## run A
## bicubic
module bicubic(clk, rst, act, in, out_0, out_1, out_2, out_3);
For scale: ~4400 cells after synthesis, roughly 43 I/O pins, ~0.050 mm2 of cells after synthesis.
clock: 10.0 ns
lec_check: 0
cap_margin: 10
cell_pad_in_sites_detail_placement: 1
cell_pad_in_sites_global_placement: 2
core_aspect_ratio: 1.27
core_margin: 2
core_utilization: 59
cts_cluster_size: 21
gpl_routability_driven: 0
gpl_timing_driven: 0
max_routing_layer: met5
setup_slack_margin: 0.5
slew_margin: 20
run.sh (not shown) runs the stock make flow with config.mk's settings and CLKGATE_MAP_FILE=.
Both conditions hold for run A: the flow ran to the end and the final layout passed the timing, DRC and antenna checks.
diff inputs: run A => run B
Settings: CORE_ASPECT_RATIO removed (was 1.27); CELL_PAD_IN_SITES_DETAIL_PLACEMENT removed (was 1); CELL_PAD_IN_SITES_GLOBAL_PLACEMENT removed (was 2); CTS_CLUSTER_SIZE removed (was 21); GPL_ROUTABILITY_DRIVEN removed (was 0); MAX_ROUTING_LAYER removed (was met5); CAP_MARGIN changed from 10 to 20; SETUP_SLACK_MARGIN removed (was 0.5); GPL_TIMING_DRIVEN removed (was 0); the clock period (ns, I/O delays scaled along) changed from 10.0 to 7.29.
Run B vs run A: worst-case setup margin in the final layout down
Non-clock buffer count (run A / run B): 1.6
Run B ran to completion and came out clean on the timing, DRC and antenna checks.
On area of all placed cells without fillers, run A and run B are neck and neck.
Input changes introduced in run C (baseline for comparison: run B):
Settings: CORE_UTILIZATION: 59 -> 72; PLACE_DENSITY: unset -> 0.38; ABC_AREA: unset -> 1; TNS_END_PERCENT: unset -> 5; SETUP_SLACK_MARGIN: unset -> 0.98; the clock period (ns, I/O delays scaled along): 7.29 -> 5.28.
Notes after the runs:
- On required time at the endpoint of the critical path, run C tracks run B almost exactly.
- The final layout from run C, which completed every stage, passed the timing, DRC and antenna checks at the end of the flow.
- Of run B and run C, the lower setup slack belongs to run C.
- Global-route usage over all layers (lower): run B
- Run C — wire length about 33% higher, run B as reference
- Die size: run C is under run B
- Run C vs. run B: adder-cell area share of the yosys netlist moved down.
- Against run B, run C reports a met3 global-route usage that is higher.
What run D does differently from run C at the input level:
Settings: removing SETUP_SLACK_MARGIN (formerly 0.98); removing TNS_END_PERCENT (formerly 5); removing PLACE_DENSITY (formerly 0.38); setting CTS_CLUSTER_DIAMETER to 395 for the first time; changing the clock period (ns, I/O delays scaled along) from 5.28 to 2.58.
Results
[compare] base=run C new=run D: die footprint comparable; final RePlAce weighted congestion went up. Placement-stage worst setup slack down 2.70 ns in run D wrt run C. Run D terminated abnormally: 4_1_cts reported DPL-0038.

========
Starting RTL as in the previous note.
Design bicubic, start of the top module:
module bicubic(clk, rst, act, in, out_0, out_1, out_2, out_3);
	input clk,rst,act;
	input [7:0] in;
  wire oooooooooooooooo;
	wire [7:0] in_0,in_1,in_2,in_3;   
	output [7:0] out_0, out_1, out_2, out_3;
	wire [1:0] ooooooooooo;
	wire[14:0] x_weight_sum_0;
	wire[14:0] x_weight_sum_1;
	wire[14:0] x_weight_sum_2;
	wire[14:0] x_weight_sum_3;
	wire[7:0] y_weight_sum_0;	
	wire[7:0] y_weight_sum_1;
	wire[7:0] y_weight_sum_2;
	wire[7:0] y_weight_sum_3;
	 input_array A(.clk(clk), .rst(rst), .act(act), .in(in),
					.out_0(in_3), .out_1(in_2), .out_2(in_1), .out_3(in_0));
	reg[14:0] array0_0 [3:0];
	reg[14:0] array0_1 [3:0];
	reg[14:0] array1_0 [3:0];
	reg[14:0] array1_1 [3:0];
	reg[14:0] array2_0 [3:0];
	reg[14:0] array2_1 [3:0];
	reg[14:0] array3_0 [3:0];
	reg[14:0] array3_1 [3:0];
	reg[1:0] mux_sel;
	reg switch;
	wire[14:0] dm0_0_0, dm0_1_0, dm0_2_0, dm0_3_0, 				
					  dm0_0_1, dm0_1_1, dm0_2_1, dm0_3_1,
 					 dm1_0_0, dm1_1_0, dm1_2_0, dm1_3_0, 
					 dm1_0_1, dm1_1_1, dm1_2_1, dm1_3_1,
 					 dm2_0_0, dm2_1_0, dm2_2_0, dm2_3_0, 
					 dm2_0_1, dm2_1_1, dm2_2_1, dm2_3_1,
 					 dm3_0_0, dm3_1_0, dm3_2_0, dm3_3_0, 
					 dm3_0_1, dm3_1_1, dm3_2_1, dm3_3_1;
  wire[14:0]  array0_0_0, array0_1_0, array0_2_0, array0_3_0, 					
					  array0_0_1, array0_1_1, array0_2_1, array0_3_1,
 					 array1_0_0, array1_1_0, array1_2_0, array1_3_0, 
					 array1_0_1, array1_1_1, array1_2_1, array1_3_1,
 					 array2_0_0, array2_1_0, array2_2_0, array2_3_0, 
  ...
Settings: LEC_CHECK=0, ABC_AREA=1, CAP_MARGIN=10, CORE_MARGIN=2, CORE_UTILIZATION=72, CTS_CLUSTER_DIAMETER=223, CTS_CLUSTER_SIZE=74, HOLD_SLACK_MARGIN=0.3, SETUP_SLACK_MARGIN=-0.31, SLEW_MARGIN=20; clock period 4.26 ns.
The baseline ended with an error in global routing.
Change:
Settings changed: ABC_AREA 1 to default, CAP_MARGIN 10 to 5, CTS_CLUSTER_DIAMETER 223 to default, CTS_CLUSTER_SIZE 74 to 14, HOLD_SLACK_MARGIN 0.3 to default, SETUP_SLACK_MARGIN -0.31 to default.
Clock period 4.26 ns to 5.01 ns, I/O delays scaled along.
=> Now the flow produced a layout that fails on setup timing. Synthesized area falls by 4.1%. Die size went down by 4.0%. Synthesized cell count is lower by 17%.
Change:
Settings changed: ABC_AREA from default to 1, CTS_CLUSTER_DIAMETER from default to 201, CTS_CLUSTER_SIZE 14 to 72, SETUP_SLACK_MARGIN from default to 1.29.
Clock period 5.01 ns to 4.39 ns, I/O delays scaled along.
Outcome: The new run ended with an error in global routing with GRT-0232. Synthesized cell count is higher by 20%. Die size went up by 4.2%. Synthesized area climbs by 4.2%.
Change:
Settings changed: ABC_AREA 1 to default, CAP_MARGIN 5 to 10, CTS_CLUSTER_DIAMETER 201 to default, CTS_CLUSTER_SIZE 72 to default, SETUP_SLACK_MARGIN 1.29 to default.
Clock period 4.39 ns to 5.24 ns, I/O delays scaled along.
Result: The changed run ran to the end with violations: setup timing; area after synthesis falls by 4.1%; die size falls by 4.0%; synthesized cell count falls by about 17%.
